File: flow/design.v
module	DFF(
	clk,
	rstn,
	D,
	Q
);
parameter	datawidth=14;
input	wire	clk;
input	wire	rstn;
input	wire[datawidth-1:0]	D;
output	reg[datawidth-1:0]	Q;
always@(posedge clk or negedge rstn)
begin
	if(~rstn)	Q<='d0;
	else	Q<=D;
end
endmodule
module posedge_detection (
   input  clk,
   input  rstn,
   input  in,
   output out
);
reg r_data_in0;
reg r_data_in1;
assign out = ~r_data_in0 & r_data_in1;
always@(posedge clk or negedge rstn)
begin
	if (!rstn)
	begin
		r_data_in0 <= 0;
		r_data_in1 <= 0;
	end
	else
	begin
		r_data_in0 <= r_data_in1;
		r_data_in1 <= in;
	end
end
endmodule
module shift_9 #(parameter data_width = 14)(
    input [data_width-1:0] din,
	input rstn,clk,
	output wire [data_width-1:0] dout
	);
	reg [data_width-1:0] t0,t1,t2,t3,t4,t5,t6;
	reg [data_width-1:0] t7,t8;
	always@(posedge clk or negedge rstn)
	begin
	  if(~rstn) begin
	    t0 <= 0; t1 <= 0; t2 <= 0; t3 <= 0; t4 <= 0;
	    t5 <= 0; t6 <= 0; t7 <= 0; t8 <= 0;end
	  else begin
	    t0 <= din;
	    t1 <= t0; t2 <= t1; t3 <= t2; t4 <= t3;
	    t5 <= t4; t6 <= t5; t7 <= t6; t8 <= t7;
	  end
	end
	assign dout = t8;
endmodule
module mod_add(
	in1,
	in2,
	_p,
	out
);
input	wire	[14-1:0]	in1;
input	wire	[14-1:0]	in2;
input	wire	[14-1:0]	_p;
output	wire	[14-1:0]	out;
wire	[14:0]	s1;
assign 	s1={1'b0,in1}+{1'b0,in2};
wire	[14:0]	s2;
assign	s2=s1+{1'b0,_p};
assign	out=s2[14]?s2[0+:14]:s1[0+:14];
endmodule
module mod_sub(
	in1,
	in2,
	p,
	out
);
input	wire	[14-1:0]	in1;
input	wire	[14-1:0]	in2;
input	wire	[14-1:0]	p;
output	wire	[14-1:0]	out;
wire	[14:0]	s1;
assign	s1={1'b0,in1}-{1'b0,in2};
wire	[14:0]	s2;
assign	s2={1'b0,p}+s1;
assign	out=s1[14]?s2[0+:14]:s1[0+:14];
endmodule
module old_km(
	input	clk,
	input	rstn,
	input	[14-1:0]in1,
	input	[14-1:0]in2,
	output	[14-1:0]out_L,
	output	[14-1:0]out_H
);
wire	[14/2-1:0]	in1_H;
wire	[14/2-1:0]	in1_L;
assign	in1_H = in1[14/2+:14/2];
assign	in1_L = in1[0+:14/2];
wire	[14/2-1:0]	in2_H;
wire	[14/2-1:0]	in2_L;
assign	in2_H = in2[14/2+:14/2];
assign	in2_L = in2[0+:14/2];
wire	[14-1:0]	p0_D;	 
wire	[14-1:0]	p1_D;	 
wire	[14-1:0]	p0_Q;	 
wire	[14-1:0]	p1_Q;	 
assign	p0_D=in1_L*in2_L;
assign	p1_D=in1_H*in2_H;
DFF #(.datawidth(14)) dff_p0(.clk(clk), .rstn(rstn), .D(p0_D), .Q(p0_Q));
DFF #(.datawidth(14)) dff_p1(.clk(clk), .rstn(rstn), .D(p1_D), .Q(p1_Q));
wire	[2*14-1:0]	p01_D;	 
wire	[2*14-1:0]	p01_Q;	 
assign	p01_D=(in1_L+in1_H)*(in2_L+in2_H);
DFF #(.datawidth(2*14)) dff_p01(.clk(clk), .rstn(rstn), .D(p01_D), .Q(p01_Q));
wire	[2*14-1:0]	s1_D;	 
wire	[2*14-1:0]	s2_D;	 
wire	[2*14-1:0]	s1_Q;	 
wire	[2*14-1:0]	s2_Q;	 
wire	[2*14-1:0]	out;
assign	s1_D={p1_Q,p0_Q};
assign	s2_D=(p01_Q+(~p1_Q+1'b1)+(~p0_Q+1'b1))<<(14/2);
DFF #(.datawidth(2*14)) dff_s1(.clk(clk), .rstn(rstn), .D(s1_D), .Q(s1_Q));
DFF #(.datawidth(2*14)) dff_s2(.clk(clk), .rstn(rstn), .D(s2_D), .Q(s2_Q));
assign	out=s1_Q+s2_Q;
assign	out_L=out[0+:14];
assign	out_H=out[14+:14];
endmodule
module km_mm(
	input	clk,
	input	rstn,
	input	[14-1:0]in1,
	input	[14-1:0]in2,
	input	[14-1:0]mu,
	input	[14-1:0]p,
	input	[14-1:0]_p,
	output	[14-1:0]out
);
wire	[14-1:0]	mu_Q;
wire	[14-1:0]	mu_QQ;
DFF #(.datawidth(14)) dff_mu1(.clk(clk), .rstn(rstn), .D(mu), .Q(mu_Q));
DFF #(.datawidth(14)) dff_mu2(.clk(clk), .rstn(rstn), .D(mu_Q), .Q(mu_QQ));
wire	[14-1:0]	p_Q;
wire	[14-1:0]	p_QQ;
wire	[14-1:0]	p_QQQ;
wire	[14-1:0]	p_QQQQ;
DFF #(.datawidth(14)) dff_p1(.clk(clk), .rstn(rstn), .D(p), .Q(p_Q));
DFF #(.datawidth(14)) dff_p2(.clk(clk), .rstn(rstn), .D(p_Q), .Q(p_QQ));
DFF #(.datawidth(14)) dff_p3(.clk(clk), .rstn(rstn), .D(p_QQ), .Q(p_QQQ));
DFF #(.datawidth(14)) dff_p4(.clk(clk), .rstn(rstn), .D(p_QQQ), .Q(p_QQQQ));
wire	[14-1:0]	_p_Q;
wire	[14-1:0]	_p_QQ;
wire	[14-1:0]	_p_QQQ;
wire	[14-1:0]	_p_QQQQ;
wire	[14-1:0]	_p_QQQQQ;
wire	[14-1:0]	_p_QQQQQQ;
DFF #(.datawidth(14)) dff__p1(.clk(clk), .rstn(rstn), .D(_p), .Q(_p_Q));
DFF #(.datawidth(14)) dff__p2(.clk(clk), .rstn(rstn), .D(_p_Q), .Q(_p_QQ));
DFF #(.datawidth(14)) dff__p3(.clk(clk), .rstn(rstn), .D(_p_QQ), .Q(_p_QQQ));
DFF #(.datawidth(14)) dff__p4(.clk(clk), .rstn(rstn), .D(_p_QQQ), .Q(_p_QQQQ));
DFF #(.datawidth(14)) dff__p5(.clk(clk), .rstn(rstn), .D(_p_QQQQ), .Q(_p_QQQQQ));
DFF #(.datawidth(14)) dff__p6(.clk(clk), .rstn(rstn), .D(_p_QQQQQ), .Q(_p_QQQQQQ));
wire	[14-1:0]	T_L;
wire	[14-1:0]	T_H_D;
wire	[14-1:0]	T_H_Q;
wire	[14-1:0]	T_H_QQ;
wire	[14-1:0]	T_H_QQQ;
wire	[14-1:0]	T_H_QQQQ;
DFF #(.datawidth(14)) dff_T_H1(.clk(clk), .rstn(rstn), .D(T_H_D), .Q(T_H_Q));
DFF #(.datawidth(14)) dff_T_H2(.clk(clk), .rstn(rstn), .D(T_H_Q), .Q(T_H_QQ));
DFF #(.datawidth(14)) dff_T_H3(.clk(clk), .rstn(rstn), .D(T_H_QQ), .Q(T_H_QQQ));
DFF #(.datawidth(14)) dff_T_H4(.clk(clk), .rstn(rstn), .D(T_H_QQQ), .Q(T_H_QQQQ));
wire	[14-1:0]	c;
wire	[14-1:0]	tmp;
wire	carry_D;
wire	carry_Q;
wire	carry_QQ;
wire	carry_QQQ;
wire	carry_QQQQ;
assign	carry_D=(|T_L);
DFF #(.datawidth(14)) dff_carry1(.clk(clk), .rstn(rstn), .D(carry_D), .Q(carry_Q));
DFF #(.datawidth(14)) dff_carry2(.clk(clk), .rstn(rstn), .D(carry_Q), .Q(carry_QQ));
DFF #(.datawidth(14)) dff_carry3(.clk(clk), .rstn(rstn), .D(carry_QQ), .Q(carry_QQQ));DFF #(.datawidth(14)) dff_carry4(.clk(clk), .rstn(rstn), .D(carry_QQQ), .Q(carry_QQQQ));
old_km old_km1(
	.clk(clk),
	.rstn(rstn),
	.in1(in1),
	.in2(in2),
	.out_L(T_L),
	.out_H(T_H_D)
);
old_km old_km2(
	.clk(clk),
	.rstn(rstn),
	.in1(T_L),
	.in2(mu_QQ),
	.out_L(c),
	.out_H()
);
old_km old_km3(
	.clk(clk),
	.rstn(rstn),
	.in1(c),
	.in2(p_QQQQ),
	.out_L(),
	.out_H(tmp)
);
mod_add ma(
	.in1(T_H_QQQQ+carry_QQQQ),
	.in2(tmp),
	._p(_p_QQQQQQ),
	.out(out)
);
endmodule
module bfu_v1(	
    input	clk,
	input	rstn,
	input	[14-1:0]in1,
	input	[14-1:0]in2,
	input	[14-1:0]gamma,	 
	input	op,
	input	[14-1:0]p,
	input	[14-1:0]_p,
	input	[14-1:0]mu,		 
	output	[14-1:0]out1,
	output	[14-1:0]out2
);
wire    [14-1:0]mux_mm1_in1_D;
wire    [14-1:0]mux_mm1_in1_Q;
wire    [14-1:0]mm1_out_D;
wire    [14-1:0]mm1_out_Q;
wire    [14-1:0]ms1_out;
assign  mux_mm1_in1_D = op?ms1_out:in2;
DFF #(.datawidth(14)) dff_muxmm1in1_1(.clk(clk), .rstn(rstn), .D(mux_mm1_in1_D), .Q(mux_mm1_in1_Q));
wire    [14-1:0]gamma_Q;
DFF #(.datawidth(14)) dff_gamma_1(.clk(clk), .rstn(rstn), .D(gamma), .Q(gamma_Q));
km_mm	mm1(.clk(clk), .rstn(rstn), .in1(mux_mm1_in1_Q), .in2(gamma_Q), .mu(mu), .p(p), ._p(_p), .out(mm1_out_D));
DFF #(.datawidth(14)) dff_mm1out_1(.clk(clk), .rstn(rstn), .D(mm1_out_D), .Q(mm1_out_Q));
wire    [14-1:0]in1_Q;
wire    [14-1:0]in1_QQ;
wire    [14-1:0]in1_QQQ;
wire    [14-1:0]in1_QQQQ;
wire    [14-1:0]in1_QQQQQ;
wire    [14-1:0]in1_QQQQQQ;
wire    [14-1:0]in1_QQQQQQQ;
wire    [14-1:0]in1_QQQQQQQQ;
DFF #(.datawidth(14)) dff_in1_1(.clk(clk), .rstn(rstn), .D(in1),            .Q(in1_Q));
DFF #(.datawidth(14)) dff_in1_2(.clk(clk), .rstn(rstn), .D(in1_Q),          .Q(in1_QQ));
DFF #(.datawidth(14)) dff_in1_3(.clk(clk), .rstn(rstn), .D(in1_QQ),         .Q(in1_QQQ));
DFF #(.datawidth(14)) dff_in1_4(.clk(clk), .rstn(rstn), .D(in1_QQQ),        .Q(in1_QQQQ));
DFF #(.datawidth(14)) dff_in1_5(.clk(clk), .rstn(rstn), .D(in1_QQQQ),       .Q(in1_QQQQQ));
DFF #(.datawidth(14)) dff_in1_6(.clk(clk), .rstn(rstn), .D(in1_QQQQQ),      .Q(in1_QQQQQQ));
DFF #(.datawidth(14)) dff_in1_7(.clk(clk), .rstn(rstn), .D(in1_QQQQQQ),     .Q(in1_QQQQQQQ));
DFF #(.datawidth(14)) dff_in1_8(.clk(clk), .rstn(rstn), .D(in1_QQQQQQQ),    .Q(in1_QQQQQQQQ));
wire    [14-1:0]in2_Q;
wire    [14-1:0]in2_QQ;
wire    [14-1:0]in2_QQQ;
wire    [14-1:0]in2_QQQQ;
wire    [14-1:0]in2_QQQQQ;
wire    [14-1:0]in2_QQQQQQ;
wire    [14-1:0]in2_QQQQQQQ;
wire    [14-1:0]in2_QQQQQQQQ;
DFF #(.datawidth(14)) dff_in2_1(.clk(clk), .rstn(rstn), .D(in2),            .Q(in2_Q));
DFF #(.datawidth(14)) dff_in2_2(.clk(clk), .rstn(rstn), .D(in2_Q),          .Q(in2_QQ));
DFF #(.datawidth(14)) dff_in2_3(.clk(clk), .rstn(rstn), .D(in2_QQ),         .Q(in2_QQQ));
DFF #(.datawidth(14)) dff_in2_4(.clk(clk), .rstn(rstn), .D(in2_QQQ),        .Q(in2_QQQQ));
DFF #(.datawidth(14)) dff_in2_5(.clk(clk), .rstn(rstn), .D(in2_QQQQ),       .Q(in2_QQQQQ));
DFF #(.datawidth(14)) dff_in2_6(.clk(clk), .rstn(rstn), .D(in2_QQQQQ),      .Q(in2_QQQQQQ));
DFF #(.datawidth(14)) dff_in2_7(.clk(clk), .rstn(rstn), .D(in2_QQQQQQ),     .Q(in2_QQQQQQQ));
DFF #(.datawidth(14)) dff_in2_8(.clk(clk), .rstn(rstn), .D(in2_QQQQQQQ),    .Q(in2_QQQQQQQQ));
wire    [14-1:0]mux_ma1_in2;
wire    [14-1:0]ma1_out;
assign  mux_ma1_in2 = op?in2_QQQQQQQQ:mm1_out_Q;
mod_add ma1(.in1(in1_QQQQQQQQ), .in2(mux_ma1_in2), ._p(_p), .out(ma1_out));
wire    [14-1:0]mux_ms1_in1;
wire    [14-1:0]mux_ms1_in2;
assign  mux_ms1_in1 = op?in2:in1_QQQQQQQQ;
assign  mux_ms1_in2 = op?in1:mm1_out_Q;
mod_sub ms1(.in1(mux_ms1_in1), .in2(mux_ms1_in2), .p(p), .out(ms1_out));
assign  out1 = ma1_out;
assign  out2 = op?mm1_out_Q:ms1_out;
endmodule
module ntt_bfu
(
    input                   clk,
    input                   rstn,
    input  [14-1:0] in1,
    input  [14-1:0] in2,
    input  [14-1:0] gamma,
    input                   op,
    output [14-1:0] out1,
    output [14-1:0] out2
);
bfu_v1 bfu1(.clk(clk), .rstn(rstn), .in1(in1), .in2(in2),
            .gamma(gamma), .op(op), .p('d12289), ._p('d1073729535), .mu('d922759167),
            .out1(out1), .out2(out2));
endmodule
File: flow/constraint.sdc
create_clock -name core_clock -period 3.68 [get_ports {clk}]
set_input_delay 0.7360 -clock core_clock [delete_from_list [all_inputs] [get_ports {clk}]]
set_output_delay 0.7360 -clock core_clock [all_outputs]
set_load 0.01 [all_outputs]
File: flow/config.mk
export PLATFORM = sky130hd
export DESIGN_NAME = ntt_bfu
export DESIGN_NICKNAME = ntt_bfu
export VERILOG_FILES = /design/flow/design.v
export SDC_FILE = /design/flow/constraint.sdc
export NUM_CORES = 4
export LEC_CHECK = 0
export ABC_AREA = 1
export CAP_MARGIN = 20
export CORE_MARGIN = 2
export CORE_UTILIZATION = 62
export PLACE_DENSITY = 0.6
export SLEW_MARGIN = 20
File: flow/run.sh
#!/bin/bash
# the make line also repeats each setting of config.mk as NAME=value (left out here)
make -C /OpenROAD-flow-scripts/flow DESIGN_CONFIG=/design/flow/config.mk WORK_HOME=/design/flow/orfs CLKGATE_MAP_FILE= finish
==> summary.txt, run 1 <==
Flow results follow.

In this run, the synthesized area fraction spent on and/or/nand/nor cells is recorded as 14.4%. The maximum clock frequency is 0.169 GHz. The cell repeated most along the worst path is nand2_1. The cell count in the Yosys report is 3,278. The count of buffers inserted at the top-level ports is 72. The global route total overflow is 0. The global-route wire length before repair is 148 mm. After detailed placement, the design holds a cell count of 4,504.

The xor/xnor cell area share of the yosys netlist is 5.56%. The cell sitting at the root of the clock tree is a clkbuf_16. The share of synthesized area occupied by flip-flops and latches is 42.1%.

The number of DRC markers in iteration 0 is 3,069. The wire length per cell is 24.2 um. The initial antenna violation count is 7. The area fraction in full adders, half adders and majority gates is 24.6%. The net count entering floorplan is 3,852. The total number of vias is 28,300. The arrival time at the worst endpoint is 5170 ps. Synthesis inferred 528 register bits.

For this run, design rule violations remaining after detail routing come to 0. The required time at the worst endpoint is listed as 2940 ps. The type of the worst setup path is input pin to primary output. The clock-pin slew reported for the worst setup and hold paths after clock tree synthesis is 60 ps. The number of endpoints failing setup at the final stage is 99. Clock tree synthesis found a total of 528 sinks. The count of nets left with antenna violations once routing finished came out at 0. The worst setup slack for register-to-register paths is -1460 ps. Entering global routing, the biggest net connects 91 pins. For reference, the top cells by count after synthesis are 677 x nand2_1, 569 x inv_1, 528 x dfrtp_1, 381 x ha_1, 175 x nor2_1.

The largest buffer count on any clock path is 3. Looking at the critical path, the single cell with the biggest stage delay is nand4_1. The worst path uses 161% of the clock period. The clock insertion delay at the later pin of the skew report is 640 ps. Among all flip-flop cells after synthesis, the most frequent one is dfrtp_1. The via count of the first global-routing pass is 28,200.

The area enclosed by the die boundary is 52,400 um2. The number of max-cap violations is 0. The depth of the critical timing path with buffers and inverters included is 21. The layout checks failed on setup timing.

For this configuration, the core starts out at a cell density of 62.7%. Checking max transition, the worst relative margin is 41.0%. The end of the critical path is out1[10]. The setup slack of the critical path after layout is -2230 ps. From synthesis to final layout, the design area changed by 41.1%.

The detailed-placement wirelength estimate is 61.8 mm. The pre-CTS setup slack is -1620 ps. The class of the most critical hold timing path is input pin to async pin. The final tally of max-slew violations is 0. Summing over the stages, the warning tally comes to 46. The width of the chip is 229 um. The worst hold slack after final layout is 107 ps.

The first TritonRoute pass finished after 11 iterations. The number of buffers added to fix hold violations after cts is 0.

The number of hold violations in the final report is 0. The most common cell in the synthesized netlist is nand2_1. STA classifies the critical path endpoint as a primary output. Along the worst path, the maximum fanout reaches 13. The worst setup path is launched from an input pin. The top logic cell family in the synthesized netlist is adder cells. RePlAce ended its routability-driven mode at a weighted congestion of 0.957. The final layout report lists a filler cell count of 2,097. The post-synthesis async set-or-reset flop share is 100%. The distinct cell type count after synthesis is 49.

The slew at the pin closest to its max-slew limit is 886 ps. The share of the synthesized area in the top cell type is 42.1%. The core outline area is 50,100 um2.

The time the final worst path needs with I/O delays and setup is 5910 ps. The timing report gives the biggest stage delay along the critical path as 560 ps. The biggest area contributor in the post-synthesis netlist is dfrtp_1. The post-synth count of flops with an enable pin is 0. The gate count after technology mapping is 3,278. According to the I/O placement log, the pin count is 73. The count of placed standard cells in the final layout, fillers left out is 4,778. The capturing point of the worst reg2reg path is bfu1.mm1.old_km1.dff_p01.Q[14]. The fraction of synthesized area in multiplexers is 0.0319%. The post-synthesis chip area from yosys is 31,400 um2. The number of cells on the worst reg-to-reg path is 26. The height of the die is 229 um. Global routing consumed, over all layers together, 36.0% of the routing resources.

After synthesis the cells add up to 31,400 um2. The deepest level of the CTS H-tree is 2. During synthesis, Yosys emitted a total of 10 warnings.

In this run the critical register-to-register path is launched from bfu1.dff_gamma_1.Q[7]. The average via count per standard cell is 5.93.

The finished design was reported to have a net count of 4,633. The final layout contains routed wiring with a total length of 116 mm. For reference, the critical path cell chain is buf_12 -> buf_12 -> buf_6 -> nand2_1 -> nand2_1 -> ha_4 -> nand2_1 -> nand3_1 -> nand3_1 -> nand4_1 -> nand2_1 -> nand2_4 -> nor2_4 -> nand3_4 -> nand2_4 -> nand2_8 -> buf_12 -> nand2_8 -> nand2_2 -> nand2_1 -> buf_2. The number of rows created at floorplan is 82. The run finished, with violations left. The largest delay contributor family on the critical path is simple AND/OR/NAND/NOR gates. The critical path contains buffers and inverters numbering 5 combined.

On the final layout, the worst clock skew is 29.4 ps. The synthesized area per cell is 9.57 um2. The clock tree from TritonCTS is yes. The synthesized netlist devotes 6.03% of its cell area to compound gates. Setup repair after global routing could not meet its margin everywhere. For reference, the critical path is launched at op. The synthesis report lists the most area-consuming cells as dfrtp_1 42%, ha_1 15%, fa_1 9.4%, nand2_1 8.1%, inv_1 6.8%.

Buffers inserted during clock tree synthesis total 53.
[metal layers]
layer	vias up	GRT usage (%)	share of wire [%]	wire length, um
li1	11900	-	-	-
met1	13900	44.3	34	39600
met2	1782	61.8	47	54700
met3	772	6.03	10	11600
met4	14	17.7	8.2	9530
met5	-	0	0.35	406
[timing repair]
action / 4_1_cts / 5_1_grt
setup endpoints to repair: 87 / 93
pin swaps: 256 / 266
buffers inserted: 109 / 88
gates cloned: 8 / 0
resized: 585 / 403
[final cells by class]
type	instances	area [um2]	share of cell area [%]
diodes	3	7.51	0.0169
flip-flops and latches	528	13200	29.8
clock buffers	70	1530	3.46
multi-input cells	2152	19700	44.6
clock inverters	29	385	0.870
inverters	571	2180	4.91
repair buffers	753	6400	14.4
well taps	672	841	1.90
[through the flow]
step	util [%]	setup TNS [ps]	area, um2
floorplan	-	-15420	32200
global placement	74.9	-53070	37500
detailed placement	74.9	-62170	37500
CTS	84.1	-40660	42100
global route	88.5	-90610	44300
finish	88.5	-83940	44300
==> inputs of run 2 (changes only) <==
- ABC_AREA: 1 -> unset
- CORE_UTILIZATION: 62 -> 38
- clock period: 3.68 -> 9.15 ns (I/O delays scaled with it)
==> run 2 against run 1 <==
Net effect: the run now finishes clean; global-route usage fell by 20 points; via count fell by 33%; critical path depth fell by 6; highest routed layer is now met4; sequential share of layout area rose by 8.7 points; hold slack improved by 200 ps; register-to-register slack improved by 3900 ps.
==> summary.txt, run 2 <==
Flow results follow.

Result of the run: finished clean (was failed layout checks). The wire length per cell came to 16.0 um (was 24.2 um). The worst hold path passes through 0 cells. Per the timing report, the achievable frequency comes out to 0.118 GHz.

The net count entering floorplan is 3,255 (was 3,852). The share of the core filled by cells before placement is 38.4% (was 62.7%). The area growth from synthesis to layout is 13.0% (was 41.1%). Chain of cells forming the critical path: buf_4 -> nand2b_1 -> nand2_1 -> ha_1 -> fa_1 -> a211oi_1 -> o21ai_1 -> a21oi_1 -> xor2_1 -> o2111ai_1 -> o311ai_2 -> xor2_2 -> nor4_1 -> xnor2_1 -> clkdlybuf4s50_1 (was buf_12 -> buf_12 -> buf_6 -> nand2_1 -> nand2_1 -> ha_4 -> nand2_1 -> nand3_1 -> nand3_1 -> nand4_1 -> nand2_1 -> nand2_4 -> nor2_4 -> nand3_4 -> nand2_4 -> nand2_8 -> buf_12 -> nand2_8 -> nand2_2 -> nand2_1 -> buf_2). Top cells by area, synth: dfrtp_1 44%, ha_1 16%, fa_1 9.8%, xnor2_1 4.7%, inv_1 4.3% (was dfrtp_1 42%, ha_1 15%, fa_1 9.4%, nand2_1 8.1%, inv_1 6.8%).

The post-synth tally of flip-flops with integrated enable is 0 (unchanged). The filler cell count in the final layout is 7,283 (was 2,097). The standard cell with the maximum stage delay on the critical path is clkdlybuf4s50_1 (was nand4_1). The iteration tally of the first detailed-router pass came to 5 (was 11). The largest buffer count on any clock path came to 3 (unchanged). The number of endpoints failing setup at the final stage is 0 (was 99).

The deepest level of the CTS H-tree is 2 (unchanged). The number of buffers inserted by post-CTS setup repair came to 0 (was 109). The and-or/or-and share of the synthesized area is 8.57% (was 6.03%). The xor/xnor cell area share of the yosys netlist is 6.63% (was 5.56%). The required time of the critical path was 7320 ps (was 2940 ps).

The final tally of max-slew violations is 0 (unchanged). The total number of vias is 18,900 (was 28,300). The clock-pin slew reported for the worst setup and hold paths after clock tree synthesis is 60 ps (about the same). The I/O pin count was 73 (unchanged).

The width of the chip is 287 um (was 229 um). The worst setup slack for register-to-register paths was 2460 ps (was -1460 ps). The depth of the critical timing path with buffers and inverters included is 15 (was 21). Subtracting the final worst setup slack from the clock period gives 8480 ps.

The met1 demand-to-capacity share in global routing is 20.0% (was 44.3%). The library cell with the largest summed area after synthesis was dfrtp_1 (unchanged). The number of DRC markers in iteration 0 is 1,016 (was 3,069). The clock insertion delay at the later pin of the skew report is 630 ps (was 640 ps). The routing usage on met3 is 2.00% (was 6.03%).

The distinct cell type count after synthesis is 66 (was 49). The library cell used as clock root buffer is clkbuf_16 (unchanged). The startpoint of the worst register-to-register path is bfu1.dff_gamma_1.Q[7] (unchanged). The global route total overflow came to 0 (unchanged). The post-synthesis chip area from yosys was 30,300 um2 (was 31,400 um2). The height of the die is 287 um (was 229 um). The simple-gate area share of the yosys netlist is 8.77% (was 14.4%). The number of rows created at floorplan is 103 (was 82). The pin count of the biggest net entering global routing is 157 (was 91). The initial antenna violation count is 0 (was 7).

The met2 capacity usage during global routing is 27.6% (was 61.8%). The slew at the pin closest to its max-slew limit is 912 ps (was 886 ps).

The largest delay contributor family on the critical path is AND-OR/OR-AND gates (was simple AND/OR/NAND/NOR gates). The cell count in the Yosys report is 2,681 (was 3,278). The total routing resource utilization after global routing was 15.6% (was 36.0%).

The final non-filler cell area is 34,300 um2 (was 44,300 um2). The number of cells on the worst reg-to-reg path is 26 (unchanged). The number of flip-flops and latches in the synthesized netlist is 528 (unchanged). The area fraction in full adders, half adders and majority gates came to 25.5% (was 24.6%).

The highest fanout seen on the critical path is 40 (was 13). The top logic cell family in the synthesized netlist is adder cells (unchanged). The final routed wirelength across all metal layers was 62.1 mm (was 116 mm). The cell area after technology mapping is 30,300 um2 (was 31,400 um2). The number of max-cap violations came to 0 (unchanged). The primary flip-flop cell chosen by synthesis mapping is dfrtp_1 (unchanged). The share of synthesized area occupied by flip-flops and latches is 43.5% (was 42.1%). The number of warning messages in the yosys log is 10 (unchanged). The share of the synthesized area in the top cell type was 43.5% (was 42.1%). The normalized max-slew margin was 38.8% (was 41.0%). The end of the critical path is out1[3] (was out1[10]).

The clock sink total is 528 (unchanged). The number of buffers added to fix hold violations after cts came to 0 (unchanged). Post-synth top cells: 528 x dfrtp_1, 381 x ha_1, 349 x inv_1, 172 x nor2_1, 163 x xnor2_1 (was 677 x nand2_1, 569 x inv_1, 528 x dfrtp_1, 381 x ha_1, 175 x nor2_1). The post-CTS resize count is 0 (was 585). The synthesized area per cell is 11.3 um2 (was 9.57 um2). The weighted congestion reported at the end of routability-driven placement is 0.876 (was 0.957).

The clock tree skew after final layout came to 51.2 ps (was 29.4 ps). The source of the worst hold timing path is bfu1.mm1.dff_T_H1.Q[8]. The number of hold violations in the final report is 0 (unchanged). The detailed-placement wirelength estimate is 49.4 mm (was 61.8 mm).

The end-of-flow core utilization is 43.4% (was 88.5%). The type of the worst setup path is input pin to primary output (unchanged). The OpenROAD warning count was 45 (was 46). The endpoint of the worst hold path is bfu1.mm1.dff_T_H2.Q[8]. The core outline area is 79,000 um2 (was 50,100 um2). The clock tree from TritonCTS is yes (unchanged). The most common cell in the synthesized netlist is dfrtp_1 (was nand2_1). The count of buffers inserted at the top-level ports is 72 (unchanged). The layer carrying the most global-route usage is met2 (unchanged).

The gate count after technology mapping is 2,681 (was 3,278). The number of buffers created by CTS is 56 (was 53).

The area enclosed by the die boundary is 82,100 um2 (was 52,400 um2).

The fraction of synthesized area in multiplexers is 2.31% (was 0.0319%). The critical path startpoint is op (unchanged). Unrepaired setup endpoints after global routing: no (was yes). The setup TNS is 0 ps (was -83,940 ps). The sum of buffers and inverters on the critical path is 2 (was 5).

The class of the most critical hold timing path is register to register (was input pin to async pin). The capturing point of the worst reg2reg path was bfu1.mm1.old_km1.dff_p01.Q[15] (was bfu1.mm1.old_km1.dff_p01.Q[14]). The residual DRC count is 0 (unchanged).

The placement-stage cell area is 32,300 um2 (was 37,500 um2). The average via count per standard cell is 4.86 (was 5.93). The layout net count came to 3,368 (was 4,633). The part of the cycle the worst path needs is 92.6% (was 161%). The post-synthesis async set-or-reset flop share came to 100% (unchanged). The endpoint type of the worst setup path is a primary output (unchanged). The kind of launch point of the worst setup path is an input pin (unchanged). The via count of the first global-routing pass is 20,200 (was 28,200).

The arrival time at the worst endpoint is 6650 ps (was 5170 ps). The peak per-stage delay on the critical path came to 600 ps (was 560 ps). The count of antenna diodes in the layout came to 0 (was 3). The remaining number of nets flagged by the antenna check after routing was 0 (unchanged). The global-route wire length before repair is 103 mm (was 148 mm).
-- run 2: layout make-up --
cell class	instances	area [um2]	share of cell area, %
clock buffers	77	1570	4.58
clock inverters	26	340	0.993
inverters	349	1310	3.82
multi-input cells	1779	15700	45.9
flip-flops and latches	528	13200	38.5
well taps	1050	1310	3.83
repair buffers	80	816	2.38
-- run 2: layer usage --
layer / vias up / wire length, um / part of all wire (%)
met5: - / 0 / 0
met4: 0 / 1570 / 2.5
li1: 9106 / - / -
met1: 9381 / 27200 / 44
met2: 292 / 31300 / 50
met3: 107 / 1940 / 3.1
-- run 2: per-stage QoR --
step	hold slack [ps]	cells	setup WS [ps]
floorplan	331	2681	1820
global placement	331	3785	870
CTS	307	3888	752
global route	327	3889	319
finish	310	3889	674
detailed placement	335	3785	776
==> inputs of run 3 (changes only) <==
- ABC_AREA: unset -> 1
- CELL_PAD_IN_SITES_DETAIL_PLACEMENT: unset -> 0
- CORE_MARGIN: 2 -> 7
- CORE_UTILIZATION: 38 -> 66
- CTS_CLUSTER_DIAMETER: unset -> 123
- CTS_CLUSTER_SIZE: unset -> 27
- GPL_ROUTABILITY_DRIVEN: unset -> 1
- MAX_ROUTING_LAYER: unset -> met5
- PLACE_DENSITY: 0.6 -> 0.4
- SETUP_SLACK_MARGIN: unset -> -0.23
- clock period: 9.15 -> 7.42 ns (I/O delays scaled with it)
==> run 3 against run 2 <==
Net effect: still clean on timing, DRC and antenna; synthesized cell count grew 22%; critical path depth is the same; design area down 2.3%; count of clock-buffer cells in the layout fell by 53.
==> summary.txt, run 3 <==
Flow results follow.

The total number of vias is 21,700 (was 18,900). The number of buffers added to fix hold violations after cts is 0 (unchanged).

Unrepaired setup endpoints after global routing: no (unchanged). The placed instance count is 3,937 (was 3,785). The fraction of synthesized area in multiplexers is 0.0319% (was 2.31%). The class of the most critical hold timing path is register to register (unchanged). The time the final worst path needs with I/O delays and setup is 6640 ps. The top logic cell family in the synthesized netlist is adder cells (unchanged).

The number of buffers created by CTS is 24 (was 56). The count of buffers inserted at the top-level ports is 72 (unchanged). The highest fanout seen on the critical path is 75 (was 40). The arrival time at the worst endpoint is 5160 ps (was 6650 ps). The global-route wire length before repair is 109 mm (was 103 mm). The area enclosed by the die boundary is 53,900 um2 (was 82,100 um2).

The count of placed standard cells in the final layout, fillers left out came to 3,967 (was 3,889). The endpoint of the worst hold path is bfu1.dff_in1_7.Q[5] (was bfu1.mm1.dff_T_H2.Q[8]). The clock sink total came to 528 (unchanged). The number of endpoints failing setup at the final stage is 0 (unchanged). The area growth from synthesis to layout is 6.75% (was 13.0%). The simple-gate area share of the yosys netlist is 14.4% (was 8.77%). The final non-filler cell area came to 33,500 um2 (was 34,300 um2). The iteration tally of the first detailed-router pass was 6 (was 5). The OpenROAD warning count is 49 (was 45).

The post-synthesis chip area from yosys came to 31,400 um2 (was 30,300 um2). The multi-input logic area came to 15,900 um2 (was 15,700 um2).

The cell count in the Yosys report is 3,278 (was 2,681). The library cell with the largest summed area after synthesis was dfrtp_1 (unchanged). The number of flip-flops and latches in the synthesized netlist was 528 (unchanged). The synthesized area per cell is 9.57 um2 (was 11.3 um2).

The most common cell in the synthesized netlist is nand2_1 (was dfrtp_1). The gate count after technology mapping is 3,278 (was 2,681). The number of buffers inserted by post-CTS setup repair was 0 (unchanged). The primary flip-flop cell chosen by synthesis mapping is dfrtp_1 (unchanged). The residual DRC count came to 0 (unchanged). The weighted congestion reported at the end of routability-driven placement is 0.943 (was 0.876). The number of rows created at floorplan is 79 (was 103). The and-or/or-and share of the synthesized area was 6.03% (was 8.57%). The clock tree skew after final layout was 33.0 ps (was 51.2 ps). The clock-pin slew reported for the worst setup and hold paths after clock tree synthesis was 100 ps (was 60 ps). The remaining number of nets flagged by the antenna check after routing is 0 (unchanged). The peak per-stage delay on the critical path is 600 ps (about the same). The cell repeated most along the worst path is nand2_1.

The source of the worst hold timing path is bfu1.dff_in1_6.Q[5] (was bfu1.mm1.dff_T_H1.Q[8]). The depth of the critical timing path with buffers and inverters included is 15 (unchanged). The slew at the pin closest to its max-slew limit is 985 ps (was 912 ps). The net count entering floorplan was 3,852 (was 3,255). The area of all sequential standard cells is 13,200 um2 (unchanged). The worst setup slack for register-to-register paths came to 970 ps (was 2460 ps). The sum of buffers and inverters on the critical path was 4 (was 2). The I/O pin count is 73 (unchanged). The endpoint type of the worst setup path is a primary output (unchanged). The core outline area is 46,800 um2 (was 79,000 um2). The cell area after technology mapping is 31,400 um2 (was 30,300 um2). The width of the chip is 232 um (was 287 um). The number of max-cap violations is 0 (unchanged). Result of the run: finished clean (unchanged). The largest delay contributor family on the critical path is buffers and inverters (was AND-OR/OR-AND gates). Chain of cells forming the critical path: buf_2 -> buf_4 -> mux2i_1 -> ha_1 -> inv_1 -> fa_1 -> nand2_1 -> nand2_1 -> nor3_1 -> nand3_1 -> nor3_1 -> nand2_1 -> xor2_1 -> o21ai_0 -> clkdlybuf4s50_1 (was buf_4 -> nand2b_1 -> nand2_1 -> ha_1 -> fa_1 -> a211oi_1 -> o21ai_1 -> a21oi_1 -> xor2_1 -> o2111ai_1 -> o311ai_2 -> xor2_2 -> nor4_1 -> xnor2_1 -> clkdlybuf4s50_1).

The number of warning messages in the yosys log is 10 (unchanged). The maximum clock frequency is 0.151 GHz. The detailed-placement wirelength estimate is 52.6 mm (was 49.4 mm). The kind of launch point of the worst setup path is an input pin (unchanged).

The initial antenna violation count came to 2 (was 0). The distinct cell type count after synthesis was 49 (was 66). The pin count of the biggest net entering global routing is 181 (was 157). The post-synthesis async set-or-reset flop share was 100% (unchanged). The end of the critical path is out2[7] (was out1[3]). The number of cells on the worst reg-to-reg path is 24 (was 26). The height of the die is 232 um (was 287 um).

The wire length per cell is 16.8 um (was 16.0 um). The area fraction in full adders, half adders and majority gates is 24.6% (was 25.5%). The number of DRC markers in iteration 0 is 1,353 (was 1,016). The capturing point of the worst reg2reg path was bfu1.mm1.old_km1.dff_p01.Q[14] (was bfu1.mm1.old_km1.dff_p01.Q[15]). The global route total overflow is 0 (unchanged).

The critical path startpoint is op (unchanged). The standard cell with the maximum stage delay on the critical path was clkdlybuf4s50_1 (unchanged). The part of the cycle the worst path needs was 89.5% (was 92.6%).

The total routing resource utilization after global routing came to 25.1% (was 15.6%). The share of the synthesized area in the top cell type came to 42.1% (was 43.5%). The share of the core filled by cells before placement was 67.1% (was 38.4%). The final tally of max-slew violations is 0 (unchanged). The startpoint of the worst register-to-register path was bfu1.dff_muxmm1in1_1.Q[0] (was bfu1.dff_gamma_1.Q[7]). The final routed wirelength across all metal layers is 66.6 mm (was 62.1 mm). The largest buffer count on any clock path is 3 (unchanged). Post-synth top cells: 677 x nand2_1, 569 x inv_1, 528 x dfrtp_1, 381 x ha_1, 175 x nor2_1 (was 528 x dfrtp_1, 381 x ha_1, 349 x inv_1, 172 x nor2_1, 163 x xnor2_1).

Top cells by area, synth: dfrtp_1 42%, ha_1 15%, fa_1 9.4%, nand2_1 8.1%, inv_1 6.8% (was dfrtp_1 44%, ha_1 16%, fa_1 9.8%, xnor2_1 4.7%, inv_1 4.3%). The placement-stage cell area is 32,800 um2 (was 32,300 um2). The required time of the critical path is 5940 ps (was 7320 ps). The via count of the first global-routing pass is 21,800 (was 20,200). The xor/xnor cell area share of the yosys netlist is 5.56% (was 6.63%). The number of cells on the worst hold path was 0 (unchanged). The post-CTS resize count was 0 (unchanged). The clock tree from TritonCTS is yes (unchanged). The post-synth tally of flip-flops with integrated enable is 0 (unchanged). The normalized max-slew margin is 33.9% (was 38.8%).

The setup TNS was 0 ps (unchanged). The library cell used as clock root buffer is clkbuf_16 (unchanged). The type of the worst setup path is input pin to primary output (unchanged). The number of hold violations in the final report is 0 (unchanged).

The layout net count is 3,930 (was 3,368). The share of synthesized area occupied by flip-flops and latches was 42.1% (was 43.5%). The clock insertion delay at the later pin of the skew report is 590 ps (was 630 ps). The filler cell count in the final layout is 3,478 (was 7,283). The average via count per standard cell came to 5.46 (was 4.86). The deepest level of the CTS H-tree came to 1 (was 2).
[run 3: final cells by class]
cell class	instances	area share [%]
diodes	1	0.00747
clock buffers	24	1.79
clock inverters	5	0.258
inverters	571	6.40
multi-input cells	2151	47.4
flip-flops and latches	528	39.4
well taps	607	2.27
repair buffers	80	2.40
[run 3: routing by layer]
metal / track usage [%] / share of wire [%] / vias up
met5: 0 / 0 / -
met4: 6.83 / 2.7 / 0
met3: 3.09 / 4.8 / 123
met2: 43.4 / 49 / 560
met1: 33.6 / 44 / 10500
li1: - / - / 10400
[run 3: metrics by stage]
stage	worst slack, ps	util (%)	hold slack, ps
final	776	71.7	327
after global routing	435	71.7	336
after CTS	788	71.7	325
after detailed placement	788	70.2	335
after global placement	885	70.2	331
after floorplan	1880	-	331
==> inputs of run 4 (changes only) <==
- CAP_MARGIN: 20 -> 10
- CELL_PAD_IN_SITES_DETAIL_PLACEMENT: 0 -> 1
- CELL_PAD_IN_SITES_GLOBAL_PLACEMENT: unset -> 3
- CORE_MARGIN: 7 -> 2
- CORE_UTILIZATION: 66 -> 27
- CTS_CLUSTER_DIAMETER: 123 -> 48
- CTS_CLUSTER_SIZE: 27 -> 90
- GPL_ROUTABILITY_DRIVEN: 1 -> unset
- GPL_TIMING_DRIVEN: unset -> 0
- HOLD_SLACK_MARGIN: unset -> -0.05
- MAX_ROUTING_LAYER: met5 -> met4
- MIN_ROUTING_LAYER: unset -> met2
- PLACE_DENSITY: 0.4 -> unset
- PLACE_DENSITY_LB_ADDON: unset -> 0.1
- SETUP_SLACK_MARGIN: -0.23 -> 0.23
- SLEW_MARGIN: 20 -> 0
- TNS_END_PERCENT: unset -> 40
- clock period: 7.42 -> 4.99 ns (I/O delays scaled with it)
==> run 4 against run 3 <==
Net effect: now fails the layout checks on setup timing; utilization decreased by 37 points; critical path type is now register to register; flip-flop count unchanged; count of clock-buffer cells in the layout increased by 55; register-to-register slack got worse by 1400 ps; sequential share of layout area decreased by 6.9 points.
==> summary.txt, run 4 <==
Flow results follow.

The area enclosed by the die boundary is 119,000 um2 (was 53,900 um2). The primary flip-flop cell chosen by synthesis mapping is dfrtp_1 (unchanged). The via count of the first global-routing pass was 37,600 (was 21,800). The post-synthesis async set-or-reset flop share is 100% (unchanged). The number of rows created at floorplan is 125 (was 79).

The final tally of max-slew violations is 0 (unchanged). The share of synthesized area occupied by flip-flops and latches is 42.1% (unchanged). The share of the synthesized area in the top cell type is 42.1% (unchanged).

The post-synth tally of flip-flops with integrated enable is 0 (unchanged). The cell count in the Yosys report was 3,278 (unchanged). The synthesized area per cell is 9.57 um2 (unchanged).

The xor/xnor cell area share of the yosys netlist is 5.56% (unchanged). The pre-CTS setup slack is -2170 ps (was 788 ps). The gate count after technology mapping came to 3,278 (unchanged). The pin count of the biggest net entering global routing came to 126 (was 181).

The standard cell with the maximum stage delay on the critical path is fa_1 (was clkdlybuf4s50_1). The endpoint of the worst hold path is bfu1.dff_in1_2.Q[2] (was bfu1.dff_in1_7.Q[5]). The placement-stage cell area was 34,200 um2 (was 32,800 um2). The end-of-flow core utilization is 35.2% (was 71.7%).

The deepest level of the CTS H-tree is 3 (was 1). The remaining number of nets flagged by the antenna check after routing is 0 (unchanged). The largest buffer count on any clock path was 3 (unchanged). The top logic cell family in the synthesized netlist was adder cells (unchanged). The setup slack of the critical path after layout came to -387 ps (was 776 ps).

Result of the run: failed layout checks (was finished clean). The final routed wirelength across all metal layers was 93.3 mm (was 66.6 mm). The distinct cell type count after synthesis is 49 (unchanged). The worst setup slack for register-to-register paths is -390 ps (was 970 ps).

The depth of the critical timing path with buffers and inverters included came to 26 (was 15). The detailed-placement wirelength estimate was 71.0 mm (was 52.6 mm). The sum of buffers and inverters on the critical path is 4 (unchanged). The clock-pin slew reported for the worst setup and hold paths after clock tree synthesis was 60 ps (was 100 ps). The weighted congestion reported at the end of routability-driven placement is 0.854 (was 0.943). The total number of vias came to 31,200 (was 21,700). The height of the die is 345 um (was 232 um).

The number of buffers added to fix hold violations after cts came to 0 (unchanged). Top cells by area, synth: dfrtp_1 42%, ha_1 15%, fa_1 9.4%, nand2_1 8.1%, inv_1 6.8% (unchanged). The count of buffers inserted at the top-level ports is 72 (unchanged). The number of hold violations in the final report is 0 (unchanged).

The global route total overflow is 0 (unchanged). The global-route wire length before repair is 143 mm (was 109 mm). The wire length per cell is 18.1 um (was 16.8 um). For this run, the top clock speed supported by timing is 0.186 GHz.

The total routing resource utilization after global routing is 24.7% (was 25.1%). The initial antenna violation count is 0 (was 2). The fraction of synthesized area in multiplexers is 0.0319% (unchanged). The area fraction in full adders, half adders and majority gates is 24.6% (unchanged).

The core outline area is 116,000 um2 (was 46,800 um2). The end of the critical path is bfu1.mm1.old_km1.dff_p01.Q[14] (was out2[7]). The cell area after technology mapping is 31,400 um2 (unchanged). The worst path in the final design needs a cycle of 5380 ps, including I/O delays and setup. The clock tree skew after final layout is 28.9 ps (was 33.0 ps). The normalized max-slew margin is 49.5% (was 33.9%). The part of the cycle the worst path needs is 108% (was 89.5%).

Unrepaired setup endpoints after global routing: yes (was no). The clock tree from TritonCTS was yes (unchanged). The critical path startpoint is bfu1.dff_gamma_1.Q[0] (was op). The filler cell count in the final layout is 12,900 (was 3,478). The layout net count is 4,154 (was 3,930). The capturing point of the worst reg2reg path is bfu1.mm1.old_km1.dff_p01.Q[14] (unchanged). The arrival time at the worst endpoint is 5900 ps (was 5160 ps).

The library cell with the largest summed area after synthesis is dfrtp_1 (unchanged). The slew at the pin closest to its max-slew limit was 749 ps (was 985 ps). The largest delay contributor family on the critical path is adder cells (was buffers and inverters). The I/O pin count is 73 (unchanged). The source of the worst hold timing path is bfu1.dff_in1_1.Q[2] (was bfu1.dff_in1_6.Q[5]). The highest fanout seen on the critical path is 5 (was 75). The required time of the critical path came to 5510 ps (was 5940 ps). The clock sink total is 528 (unchanged). Post-synth top cells: 677 x nand2_1, 569 x inv_1, 528 x dfrtp_1, 381 x ha_1, 175 x nor2_1 (unchanged). The kind of launch point of the worst setup path is a register (was input pin). The peak per-stage delay on the critical path is 510 ps (was 600 ps). The and-or/or-and share of the synthesized area is 6.03% (unchanged).

The number of warning messages in the yosys log was 10 (unchanged). The endpoint type of the worst setup path is a register (was primary output). The average via count per standard cell is 6.03 (was 5.46). The residual DRC count came to 0 (unchanged). The number of flip-flops and latches in the synthesized netlist was 528 (unchanged). The class of the most critical hold timing path was register to register (unchanged).

The net count entering floorplan is 3,852 (unchanged). The final non-filler cell area is 40,700 um2 (was 33,500 um2). The number of DRC markers in iteration 0 came to 2,241 (was 1,353). The clock insertion delay at the later pin of the skew report is 650 ps (was 590 ps). The share of the core filled by cells before placement came to 27.1% (was 67.1%). The number of cells on the worst reg-to-reg path is 26 (was 24).

The number of buffers created by CTS is 73 (was 24). The post-synthesis chip area from yosys is 31,400 um2 (unchanged). The area growth from synthesis to layout is 29.7% (was 6.75%). The OpenROAD warning count came to 53 (was 49). The simple-gate area share of the yosys netlist is 14.4% (unchanged).

The reasons given for failing layout checks are setup timing. The startpoint of the worst register-to-register path was bfu1.dff_gamma_1.Q[0] (was bfu1.dff_muxmm1in1_1.Q[0]). The type of the worst setup path was register to register (was input pin to primary output). The width of the chip is 345 um (was 232 um). The most common cell in the synthesized netlist is nand2_1 (unchanged). The number of cells on the worst hold path was 0 (unchanged). The number of endpoints failing setup at the final stage was 6 (was 0). The library cell used as clock root buffer is clkbuf_16 (unchanged).

The number of max-cap violations is 0 (unchanged). The iteration tally of the first detailed-router pass is 7 (was 6).
==> run 4: what timing repair did <==
| item | CTS | global route |
|---|---|---|
| endpoints found under the setup margin | 68 | 68 |
| cloned | 1 | 1 |
| pin swaps | 95 | 111 |
| gates resized | 462 | 279 |
| buffers inserted | 92 | 58 |
==> run 4: area by class of cell <==
class	instances	area, um2	area share [%]
inverters	571	2170	5.33
well taps	1524	1910	4.69
flip-flops and latches	528	13200	32.5
clock inverters	57	782	1.92
diodes	2	5.00	0.0123
multi-input cells	2151	18300	45.0
clock buffers	79	1900	4.67
plain buffers	27	379	0.932
repair buffers	228	2020	4.97
==> run 4: layer usage <==
layer / up-vias / share of wire, % / GRT usage, %
met5: - / 0 / -
met4: 0 / 3.5 / 3.70
met3: 286 / 42 / 33.9
met2: 8064 / 55 / 27.4
met1: 11900 / 0 / -
li1: 10900 / - / -
==> run 4: through the flow <==
stage	hold WS [ps]	setup TNS (ps)	std cells
CTS	326	-2330	5106
finish	326	-1310	5167
global placement	331	-	4874
floorplan	331	-92.0	3278
global route	344	-4190	5165
detailed placement	336	-70200	4878
==> inputs of run 5 (changes only) <==
- ABC_AREA: 1 -> unset
- CAP_MARGIN: 10 -> 20
- CELL_PAD_IN_SITES_DETAIL_PLACEMENT: 1 -> unset
- CELL_PAD_IN_SITES_GLOBAL_PLACEMENT: 3 -> unset
- CORE_UTILIZATION: 27 -> 57
- CTS_CLUSTER_DIAMETER: 48 -> unset
- CTS_CLUSTER_SIZE: 90 -> unset
- GPL_TIMING_DRIVEN: 0 -> unset
- HOLD_SLACK_MARGIN: -0.05 -> unset
- MAX_ROUTING_LAYER: met4 -> unset
- MIN_ROUTING_LAYER: met2 -> unset
- PLACE_DENSITY: unset -> 0.6
- PLACE_DENSITY_LB_ADDON: 0.1 -> unset
- SETUP_SLACK_MARGIN: 0.23 -> unset
- SLEW_MARGIN: 0 -> 20
- TNS_END_PERCENT: 40 -> unset
- clock period: 4.99 -> 4.43 ns (I/O delays scaled with it)
==> run 5 against run 4 <==
Net effect: the layout still fails its checks (setup timing); hold slack got worse by 62 ps; routed wire length decreased by 20%; sequential share of layout area rose by 0.51 points; maximum frequency down 3.2%.
==> summary.txt, run 5 <==
Flow results follow.

The area enclosed by the die boundary is 55,100 um2 (was 119,000 um2). The count of antenna diodes in the layout is 0 (was 2). The kind of launch point of the worst setup path is a register (unchanged). The pre-CTS setup slack was -1200 ps (was -2170 ps). Result of the run: failed layout checks (unchanged). The primary flip-flop cell chosen by synthesis mapping is dfrtp_1 (unchanged). The gate count after technology mapping is 2,681 (was 3,278). The required time of the critical path was 4930 ps (was 5510 ps). The cell that appears most often on the critical path is inv_2. The pin count of the biggest net entering global routing is 87 (was 126). The post-synth tally of flip-flops with integrated enable is 0 (unchanged). The number of endpoints failing setup at the final stage is 55 (was 6).

The synthesized area per cell is 11.3 um2 (was 9.57 um2). The capturing point of the worst reg2reg path was bfu1.mm1.old_km1.dff_p01.Q[15] (was bfu1.mm1.old_km1.dff_p01.Q[14]). The type of the worst setup path is register to register (unchanged). The placement-stage cell area is 34,900 um2 (was 34,200 um2). The most common cell in the synthesized netlist was dfrtp_1 (was nand2_1).

Post-synth top cells: 528 x dfrtp_1, 381 x ha_1, 349 x inv_1, 172 x nor2_1, 163 x xnor2_1 (was 677 x nand2_1, 569 x inv_1, 528 x dfrtp_1, 381 x ha_1, 175 x nor2_1). The iteration tally of the first detailed-router pass is 5 (was 7). The normalized max-slew margin came to 49.4% (was 49.5%). The initial antenna violation count is 0 (unchanged). The slew at the pin closest to its max-slew limit came to 760 ps (was 749 ps). The layout net count is 3,831 (was 4,154). The post-synthesis async set-or-reset flop share is 100% (unchanged). The top logic cell family in the synthesized netlist was adder cells (unchanged). The total routing resource utilization after global routing is 26.7% (was 24.7%).

Top cells by area, synth: dfrtp_1 44%, ha_1 16%, fa_1 9.8%, xnor2_1 4.7%, inv_1 4.3% (was dfrtp_1 42%, ha_1 15%, fa_1 9.4%, nand2_1 8.1%, inv_1 6.8%). The filler cell count in the final layout was 3,370 (was 12,900).

The number of hold violations in the final report is 0 (unchanged). The depth of the critical timing path with buffers and inverters included is 26 (unchanged). The OpenROAD warning count was 46 (was 53). The cell area after technology mapping is 30,300 um2 (was 31,400 um2). The time the final worst path needs with I/O delays and setup is 5560 ps (was 5380 ps). The clock insertion delay at the later pin of the skew report is 620 ps (was 650 ps).

The wire length per cell is 18.6 um (was 18.1 um). The worst hold slack after final layout is 264 ps (was 326 ps). The count of placed standard cells in the final layout, fillers left out was 3,990 (was 5,167).

The share of the core filled by cells before placement is 57.7% (was 27.1%). The arrival time at the worst endpoint was 6050 ps (was 5900 ps). The remaining number of nets flagged by the antenna check after routing came to 0 (unchanged).

The average via count per standard cell came to 5.33 (was 6.03). The clock tree skew after final layout is 16.2 ps (was 28.9 ps).

The startpoint of the worst register-to-register path was bfu1.dff_gamma_1.Q[0] (unchanged). The and-or/or-and share of the synthesized area is 8.57% (was 6.03%). The fraction of synthesized area in multiplexers is 2.31% (was 0.0319%). The post-synthesis chip area from yosys is 30,300 um2 (was 31,400 um2).

The width of the chip is 235 um (was 345 um). The clock tree from TritonCTS was yes (unchanged). The number of warning messages in the yosys log came to 10 (unchanged). The critical path startpoint is bfu1.dff_gamma_1.Q[0] (unchanged). The sum of buffers and inverters on the critical path is 5 (was 4). The class of the most critical hold timing path is input pin to async pin (was register to register). The count of buffers inserted at the top-level ports is 72 (unchanged). The number of max-cap violations was 0 (unchanged).

The standard cell with the maximum stage delay on the critical path is fa_1 (unchanged).

The endpoint type of the worst setup path is a register (unchanged). The distinct cell type count after synthesis is 66 (was 49). The final tally of max-slew violations is 0 (unchanged). The setup slack of the critical path after layout was -1130 ps (was -387 ps).

The number of buffers created by CTS is 55 (was 73). The placed instance count is 3,755 (was 4,878). The number of rows created at floorplan is 84 (was 125). The end of the critical path is bfu1.mm1.old_km1.dff_p01.Q[15] (was bfu1.mm1.old_km1.dff_p01.Q[14]). The library cell with the largest summed area after synthesis is dfrtp_1 (unchanged).

The area fraction in full adders, half adders and majority gates is 25.5% (was 24.6%). The part of the cycle the worst path needs came to 125% (was 108%). The largest delay contributor family on the critical path is adder cells (unchanged). The number of flip-flops and latches in the synthesized netlist came to 528 (unchanged). The final non-filler cell area came to 40,000 um2 (was 40,700 um2). The final routed wirelength across all metal layers is 74.2 mm (was 93.3 mm).

The simple-gate area share of the yosys netlist is 8.77% (was 14.4%). The cell count in the Yosys report is 2,681 (was 3,278). The detailed-placement wirelength estimate was 52.8 mm (was 71.0 mm).

The height of the die was 235 um (was 345 um). The via count of the first global-routing pass is 22,500 (was 37,600). The peak per-stage delay on the critical path came to 540 ps (was 510 ps). The setup TNS is -25,060 ps (was -1310 ps). The share of the synthesized area in the top cell type was 43.5% (was 42.1%). The number of DRC markers in iteration 0 is 1,148 (was 2,241). The xor/xnor cell area share of the yosys netlist is 6.63% (was 5.56%).

The highest fanout seen on the critical path is 2 (was 5). The global route total overflow is 0 (unchanged). The number of buffers added to fix hold violations after cts is 0 (unchanged).

The core outline area is 52,600 um2 (was 116,000 um2). The I/O pin count is 73 (unchanged). The global-route wire length before repair is 117 mm (was 143 mm). The net count entering floorplan is 3,255 (was 3,852). The library cell used as clock root buffer is clkbuf_16 (unchanged).

The total number of vias is 21,300 (was 31,200). The area growth from synthesis to layout is 31.9% (was 29.7%). The share of synthesized area occupied by flip-flops and latches is 43.5% (was 42.1%).

The clock-pin slew reported for the worst setup and hold paths after clock tree synthesis came to 70 ps (was 60 ps). The residual DRC count is 0 (unchanged). The number of cells on the worst reg-to-reg path came to 26 (unchanged). The end-of-flow core utilization is 76.2% (was 35.2%). Violated Checks: setup timing (unchanged). The maximum clock frequency was 0.180 GHz (was 0.186 GHz). The worst setup slack for register-to-register paths is -1130 ps (was -390 ps). The clock sink total is 528 (unchanged). Unrepaired setup endpoints after global routing: yes (unchanged). The deepest level of the CTS H-tree was 2 (was 3). The weighted congestion reported at the end of routability-driven placement is 0.915 (was 0.854). The largest buffer count on any clock path is 3 (unchanged).
==> run 5: area by class of cell <==
type                            instances  area, um2  share of cell area (%)
Inverter                              349       1320                    3.29
Multi-Input combinational cell       1779      18000                    45.1
Tap cell                              688        861                    2.15
Timing Repair Buffer                  544       4580                    11.4
Sequential cell                       528      13200                    33.0
Clock inverter                         37        503                    1.26
Clock buffer                           65       1510                    3.76
==> run 5: timing repair <==
action / CTS / global route
buffers inserted: 96 / 62
resized: 364 / 191
setup endpoints to repair: 62 / 68
cloned: 3 / 0
pin swaps: 166 / 193
==> run 5: metal layers <==
metal	share of wire, %	track usage (%)	vias to the layer above
li1	-	-	10000
met4	3.2	8.80	0
met3	3.8	4.19	140
met5	0	0	-
met2	50	44.9	398
met1	43	35.7	10700
==> inputs of run 6 (changes only) <==
- CAP_MARGIN: 20 -> 40
- CELL_PAD_IN_SITES_DETAIL_PLACEMENT: unset -> 0
- CORE_ASPECT_RATIO: unset -> 1.04
- CORE_UTILIZATION: 57 -> 60
- CTS_CLUSTER_DIAMETER: unset -> 48
- CTS_CLUSTER_SIZE: unset -> 56
- GPL_TIMING_DRIVEN: unset -> 1
- HOLD_SLACK_MARGIN: unset -> -0.05
- MAX_ROUTING_LAYER: unset -> met4
- PLACE_DENSITY: 0.6 -> unset
- PLACE_DENSITY_LB_ADDON: unset -> 0.0
- SETUP_SLACK_MARGIN: unset -> 0.68
- TNS_END_PERCENT: unset -> 40
- clock period: 4.43 -> 2.38 ns (I/O delays scaled with it)
==> run 6 against run 5 <==
Net effect: design area grew 8.0%; non-clock buffer count grew 302; still fails the layout checks on setup timing; worst setup slack lost 2100 ps; clock skew grew 8.4 ps.
==> summary.txt, run 6 <==
Flow results follow.

The normalized max-slew margin was 61.9% (was 49.4%). The I/O pin count is 73 (unchanged). The standard cell with the maximum stage delay on the critical path is fa_1 (unchanged). The highest metal layer used by the detailed router is met4 (unchanged). The amount of wire on met2 after detailed routing came to 44.6 mm (was 37.2 mm). The count of antenna diodes in the layout was 0 (unchanged).

The wire length per cell is 20.0 um (was 18.6 um). The worst setup slack for register-to-register paths is -3200 ps (was -1130 ps). The OpenROAD warning count is 46 (unchanged). The slew at the pin closest to its max-slew limit is 557 ps (was 760 ps). The synthesized area per cell is 11.3 um2 (unchanged). The number of max-cap violations is 0 (unchanged). The endpoint type of the worst setup path is a register (unchanged). The library cell used as clock root buffer was clkbuf_16 (unchanged). The number of hold violations in the final report came to 0 (unchanged).

The average via count per standard cell is 5.48 (was 5.33). The clock-pin slew reported for the worst setup and hold paths after clock tree synthesis is 80 ps (was 70 ps). The area growth from synthesis to layout came to 42.5% (was 31.9%). The residual DRC count is 0 (unchanged).

The startpoint of the worst register-to-register path is bfu1.dff_gamma_1.Q[7] (was bfu1.dff_gamma_1.Q[0]). The share of synthesized area occupied by flip-flops and latches came to 43.5% (unchanged). The number of DRC markers in iteration 0 is 1,320 (was 1,148). The largest delay contributor family on the critical path is adder cells (unchanged). The iteration tally of the first detailed-router pass is 8 (was 5). The largest buffer count on any clock path came to 3 (unchanged). The sum of buffers and inverters on the critical path came to 9 (was 5). The global-route wire length before repair was 126 mm (was 117 mm). The cell area after technology mapping is 30,300 um2 (unchanged). The cell count in the Yosys report is 2,681 (unchanged). The time the final worst path needs with I/O delays and setup is 5580 ps (was 5560 ps). The number of endpoints failing setup at the final stage is 169 (was 55).

The share of the core filled by cells before placement is 60.4% (was 57.7%). The deepest level of the CTS H-tree is 2 (unchanged). The detailed-placement wirelength estimate is 54.8 mm (was 52.8 mm). The remaining number of nets flagged by the antenna check after routing came to 0 (unchanged). The width of the chip is 225 um (was 235 um). The number of buffers created by CTS is 54 (was 55). The height of the die is 233 um (was 235 um). Result of the run: failed layout checks (unchanged).

The worst hold path begins at gamma[11]. The peak per-stage delay on the critical path is 550 ps (was 540 ps). The post-synth tally of flip-flops with integrated enable is 0 (unchanged). The net count entering floorplan came to 3,255 (unchanged). The total number of vias is 23,300 (was 21,300). The pin count of the biggest net entering global routing was 107 (was 87). The wire length on met3 came to 3.25 mm (was 2.85 mm). The end-of-flow core utilization was 86.1% (was 76.2%).

The and-or/or-and share of the synthesized area is 8.57% (unchanged). The layout net count is 4,132 (was 3,831). The kind of launch point of the worst setup path is a register (unchanged). The final routed wirelength across all metal layers is 85.2 mm (was 74.2 mm).

The share of the synthesized area in the top cell type is 43.5% (unchanged). The count of buffers inserted at the top-level ports is 72 (unchanged).

The clock tree from TritonCTS is yes (unchanged). The post-synthesis async set-or-reset flop share is 100% (unchanged). The area enclosed by the die boundary is 52,400 um2 (was 55,100 um2).

The setup slack of the critical path after layout was -3200 ps (was -1130 ps). The highest fanout seen on the critical path is 4 (was 2). The required time of the critical path is 2880 ps (was 4930 ps). The number of rows created at floorplan is 84 (unchanged). The number of cells on the worst reg-to-reg path is 27 (was 26).

The total routing resource utilization after global routing was 31.6% (was 26.7%). The primary flip-flop cell chosen by synthesis mapping is dfrtp_1 (unchanged). The top logic cell family in the synthesized netlist is adder cells (unchanged). Post-synth top cells: 528 x dfrtp_1, 381 x ha_1, 349 x inv_1, 172 x nor2_1, 163 x xnor2_1 (unchanged). The area fraction in full adders, half adders and majority gates is 25.5% (unchanged). Violated Checks: setup timing (unchanged).

The depth of the critical timing path with buffers and inverters included was 27 (was 26). The arrival time at the worst endpoint came to 6080 ps (was 6050 ps).

The sum of routed wire segments on met1 is 34.1 mm (was 31.9 mm). The xor/xnor cell area share of the yosys netlist came to 6.63% (unchanged). The type of the worst setup path is register to register (unchanged). The critical path startpoint is bfu1.dff_gamma_1.Q[7] (was bfu1.dff_gamma_1.Q[0]). The global route total overflow is 0 (unchanged). The final tally of max-slew violations is 0 (unchanged). The number of cells on the worst hold path is 1.

Top cells by area, synth: dfrtp_1 44%, ha_1 16%, fa_1 9.8%, xnor2_1 4.7%, inv_1 4.3% (unchanged). The simple-gate area share of the yosys netlist came to 8.77% (unchanged). The end of the critical path is bfu1.mm1.old_km1.dff_p01.Q[15] (unchanged).

Unrepaired setup endpoints after global routing: yes (unchanged). The number of flip-flops and latches in the synthesized netlist came to 528 (unchanged).

The most common cell in the synthesized netlist is dfrtp_1 (unchanged). The capturing point of the worst reg2reg path was bfu1.mm1.old_km1.dff_p01.Q[15] (unchanged). The maximum clock frequency came to 0.179 GHz (was 0.180 GHz). The cell repeated most along the worst path is fa_1 (was inv_2). The post-synthesis chip area from yosys is 30,300 um2 (unchanged). The gate count after technology mapping was 2,681 (unchanged). The weighted congestion reported at the end of routability-driven placement is 0.892 (was 0.915). The initial antenna violation count was 2 (was 0). The pre-CTS setup slack is -3340 ps (was -1200 ps). The clock sink total is 528 (unchanged). The distinct cell type count after synthesis is 66 (unchanged).

The part of the cycle the worst path needs is 235% (was 125%). The core outline area is 50,200 um2 (was 52,600 um2). The number of warning messages in the yosys log is 10 (unchanged). The fraction of synthesized area in multiplexers came to 2.31% (unchanged). The class of the most critical hold timing path is input pin to register (was input pin to async pin). The endpoint of the worst hold path is bfu1.dff_gamma_1.Q[11].

The library cell with the largest summed area after synthesis is dfrtp_1 (unchanged). The clock insertion delay at the later pin of the skew report came to 630 ps (was 620 ps). The via count of the first global-routing pass came to 24,700 (was 22,500).

The clock tree skew after final layout came to 24.6 ps (was 16.2 ps).
==> run 6: metrics by stage <==
| stage | area [um2] | TNS (ps) | cells | hold slack (ps) |
|---|---|---|---|---|
| floorplan | 31400 | -171010 | 2681 | 180 |
| global placement | 37400 | -228490 | 3985 | 331 |
| detailed placement | 37400 | -239340 | 3985 | 335 |
| CTS | 41600 | -226010 | 4190 | 272 |
| global route | 43200 | -259140 | 4249 | 287 |
| finish | 43200 | -239460 | 4249 | 290 |
==> run 6: routing by layer <==
metal	track usage [%]	up-vias
li1	-	10600
met1	38.3	11800
met2	55.9	600
met3	3.86	220
met4	9.09	0
met5	-	-
==> run 6: timing repair <==
item | 4_1_cts | 5_1_grt
gates resized | 396 | 256
pin swaps | 209 | 190
gates cloned | 2 | 0
buffers inserted | 100 | 59
endpoints found under the setup margin | 193 | 194
endpoints found under the hold margin | 31 | 0
hold buffers | 1 | 0
==> run 6: layout make-up <==
cell class,instances,area [um2]
clock inverters,43,628
clock buffers,59,1400
well taps,645,807
fillers,2430,6990
multi-input cells,1779,18900
flip-flops and latches,528,13200
inverters,349,1320
repair buffers,846,7000
